==> wip/pepper: inputs <==
==> flow/design.v <==
module uart_rx
  #(parameter CLKS_PER_BIT = 104)
  (
   input        i_Clock,
   input        i_Rst,
   input        i_Rx_Serial,
   output reg [15:0] o_Rx_Byte,
  output reg square_wave,
  output reg pin1,
  output  reg pin2
  );
  parameter s_IDLE         = 3'b000;
  parameter s_RX_START_BIT = 3'b001;
  parameter s_RX_DATA_BITS = 3'b010;
  parameter s_RX_STOP_BIT  = 3'b011;
  parameter s_CLEANUP      = 3'b100;
  reg  [7:0] data_check;
  reg [7:0] first_8bit;
  reg [7:0] second_8bit;
  reg           r_Rx_Data_R;
  reg           r_Rx_Data;
  reg [15:0]     r_Clock_Count;
  reg [4:0]     r_Bit_Index;  
  reg [15:0]     r_Rx_Byte;
  reg [2:0]     r_SM_Main;
wire [60:0] distZ = 61'hFFFFFFFFFFFFFF;
reg [23:0] counter;
reg toggle;
reg toggle_n;
wire [23:0] store;
wire [15:0] distA;
reg [15:0] distB;
reg stop;
reg [15:0] rpm;
assign distA =40*distZ;
assign store = (rpm == 16'd0) ? 24'hFFFFFF : (18 * 100000)/ rpm;
  always @(posedge i_Clock)
    begin
    if (i_Rst)
    begin
      r_Rx_Data_R <= 1'b1;
      r_Rx_Data   <= 1'b1;
      o_Rx_Byte   <= 16'd0;
      rpm         <= 16'd0;
      counter     <= 24'd0;
      toggle      <= 1'b1;
      distB       <= 16'd0;
      stop        <= 1'b0;
      square_wave <= 1'b1;
      pin1        <= 1'b0;
      pin2        <= 1'b0;
    end
    else
    begin
      r_Rx_Data_R <= i_Rx_Serial;
      r_Rx_Data   <= i_Rx_Serial;
     o_Rx_Byte[15:8] <= second_8bit;
     o_Rx_Byte[7:0] <= first_8bit;
     rpm <= {second_8bit, first_8bit};
toggle_n = toggle;
if (stop==0)
begin
counter <= counter + 1;
if (counter >= store )
begin
toggle_n = ~toggle;
toggle <= toggle_n;
counter<=0;
if (second_8bit[7] == 0)
begin
pin1 <= 0;
pin2 <= 1;
end
else
begin
pin1 <= 1;
pin2 <= 0;
end
if (toggle_n==0)
begin
distB <= distB +1;
end
end
if (distB ==distA)
begin
stop <= 1;
end
else
begin
square_wave <= toggle_n;
end
end
end
end
always @(posedge i_Clock)
begin
    if (i_Rst)
    begin
      r_SM_Main     <= s_IDLE;
      r_Clock_Count <= 16'd0;
      r_Bit_Index   <= 5'd0;
      r_Rx_Byte     <= 16'd0;
      data_check    <= 8'h00;
      first_8bit    <= 8'h00;
      second_8bit   <= 8'h00;
    end
    else
      case (r_SM_Main)
        s_IDLE :
          begin
            r_Clock_Count <= 0;
            r_Bit_Index   <= 0;
            if (r_Rx_Data == 1'b0)           
              r_SM_Main <= s_RX_START_BIT;
            else
              r_SM_Main <= s_IDLE;
          end
        s_RX_START_BIT :
          begin
            if (r_Clock_Count == (CLKS_PER_BIT-1)/2)
              begin
                if (r_Rx_Data == 1'b0)
                  begin
                    r_Clock_Count <= 0;   
                    r_SM_Main     <= s_RX_DATA_BITS;
                  end
                else
                  r_SM_Main <= s_IDLE;
              end
            else
              begin
                r_Clock_Count <= r_Clock_Count + 1;
                r_SM_Main     <= s_RX_START_BIT;
              end
          end  
        s_RX_DATA_BITS :
          begin
            if (r_Clock_Count < CLKS_PER_BIT-1)
              begin
                r_Clock_Count <= r_Clock_Count + 1;
                r_SM_Main     <= s_RX_DATA_BITS;
              end
            else
              begin
                r_Clock_Count          <= 0;
                r_Rx_Byte[r_Bit_Index] <= r_Rx_Data;
                if (r_Bit_Index < 8)
                  begin
                    r_Bit_Index <= r_Bit_Index + 1;
                    r_SM_Main   <= s_RX_DATA_BITS;
                  end
                else
                  begin
						 if (data_check == 8'h01)
						 begin
                   first_8bit <= r_Rx_Byte[7:0];
						 data_check <= 8'h00;
						 end
						 if (data_check == 8'h00)
						 begin
					second_8bit <= r_Rx_Byte[7:0];
						 data_check <= 8'h01;
						 end
                    r_Bit_Index <= 0;
                    r_SM_Main   <= s_RX_STOP_BIT;
                  end
              end
          end  
        s_RX_STOP_BIT :
          begin
            if (r_Clock_Count < CLKS_PER_BIT-1)
              begin
                r_Clock_Count <= r_Clock_Count + 1;
                r_SM_Main     <= s_RX_STOP_BIT;
              end
            else
              begin
                r_Clock_Count <= 0;
                r_SM_Main     <= s_CLEANUP;
              end
          end  
        s_CLEANUP :
          begin
            r_SM_Main <= s_IDLE;
          end
        default :
          r_SM_Main <= s_IDLE;
      endcase
    end
endmodule  
==> flow/run.sh <==
#!/bin/bash
# the make line also repeats each setting of config.mk as NAME=value (left out here)
make -C /OpenROAD-flow-scripts/flow DESIGN_CONFIG=/design/flow/config.mk WORK_HOME=/design/flow/orfs CLKGATE_MAP_FILE= finish
==> flow/config.mk <==
export PLATFORM = sky130hd
export DESIGN_NAME = uart_rx
export DESIGN_NICKNAME = uart_rx
export VERILOG_FILES = /design/flow/design.v
export SDC_FILE = /design/flow/constraint.sdc
export NUM_CORES = 4
export LEC_CHECK = 0
export ABC_AREA = 1
export CAP_MARGIN = 20
export CORE_MARGIN = 2
export CORE_UTILIZATION = 72
export MAX_ROUTING_LAYER = met4
export PLACE_DENSITY_LB_ADDON = 0.2
export SLEW_MARGIN = 20
==> flow/constraint.sdc <==
create_clock -name core_clock -period 74.7 [get_ports {i_Clock}]
set_input_delay 14.9400 -clock core_clock [delete_from_list [all_inputs] [get_ports {i_Clock}]]
set_output_delay 14.9400 -clock core_clock [all_outputs]
set_load 0.01 [all_outputs]
==> inputs of wip/delta, as changes to wip/pepper <==
- MAX_ROUTING_LAYER: met4 -> not set
- PLACE_DENSITY_LB_ADDON: 0.2 -> not set
==> flow/constraint.sdc (replaced) <==
create_clock -name core_clock -period 100.0 [get_ports {i_Clock}]
set_input_delay 20.0000 -clock core_clock [delete_from_list [all_inputs] [get_ports {i_Clock}]]
set_output_delay 20.0000 -clock core_clock [all_outputs]
set_load 0.01 [all_outputs]
==> inputs of wip/indigo, as changes to wip/pepper <==
- ABC_AREA: 1 -> not set
- CORE_ASPECT_RATIO: not set -> 0.5
- CORE_UTILIZATION: 72 -> 61
- CTS_CLUSTER_DIAMETER: not set -> 96
- CTS_CLUSTER_SIZE: not set -> 32
- MAX_ROUTING_LAYER: met4 -> not set
- PLACE_DENSITY_LB_ADDON: 0.2 -> not set
- TNS_END_PERCENT: not set -> 5
==> flow/constraint.sdc (replaced) <==
create_clock -name core_clock -period 100.0 [get_ports {i_Clock}]
set_input_delay 20.0000 -clock core_clock [delete_from_list [all_inputs] [get_ports {i_Clock}]]
set_output_delay 20.0000 -clock core_clock [all_outputs]
set_load 0.01 [all_outputs]
==> results.txt <==
The layout was made with Yosys and OpenROAD.

The flow ran to the end and the layout has no timing, DRC or antenna violations. The final layout report lists a filler cell count of ~3.5k. The mean number of vias per cell is approximately 5.9. The shortest clock period the worst path allows after layout is just under 80000 ps. In the placement report, post-DP HPWL is listed as between 60000 and 70000 um. Walking the critical path from launch to capture passes 467 cell instances.

The wire length of the first global-routing pass is ~130000 um. The final instance area is between 0.03 and 0.04 mm^2. The later-pin clock latency in the skew report is 420 ps.
-- figures above: wip/delta

==> results.txt <==
The layout was made with Yosys and OpenROAD.

The count of filler cells inserted in the layout is 4453. The later-pin clock latency in the skew report is around 430 ps. The shortest clock period the worst path allows after layout is roughly 92000 ps. For the completed layout, the total cell area is recorded as ~0.032 mm^2. The flow ran to the end and the layout has no timing, DRC or antenna violations. The worst hold slack after final layout is 421.3 ps.

Setup repair after global routing left no endpoint under its margin. Note, the detailed placer reported a final HPWL of about 74000 um. The first global-routing pass estimated around 150000 um of wire. The combinational cell area excluding buffers and inverters is 0.02670 mm^2. The number of remaining DRC errors is 0. After detailed routing, the number of vias per cell comes to roughly 6.7.
-- figures above: wip/indigo

==> results.txt <==
The layout was made with Yosys and OpenROAD.

The flow ran to the end and the layout has no timing, DRC or antenna violations. The cell count along the critical path is between 400 and 500. The detailed placer's ending HPWL is about 63000 um. Clock latency on the worst-skew pair, taken at its later pin, is 420 ps. In the routed layout, each cell is associated on average with a via count of a little under 6. The count of filler cells inserted in the layout is around 3.4k. The first global-routing pass estimated approximately 130000 um of wire.
-- figures above: wip/pepper

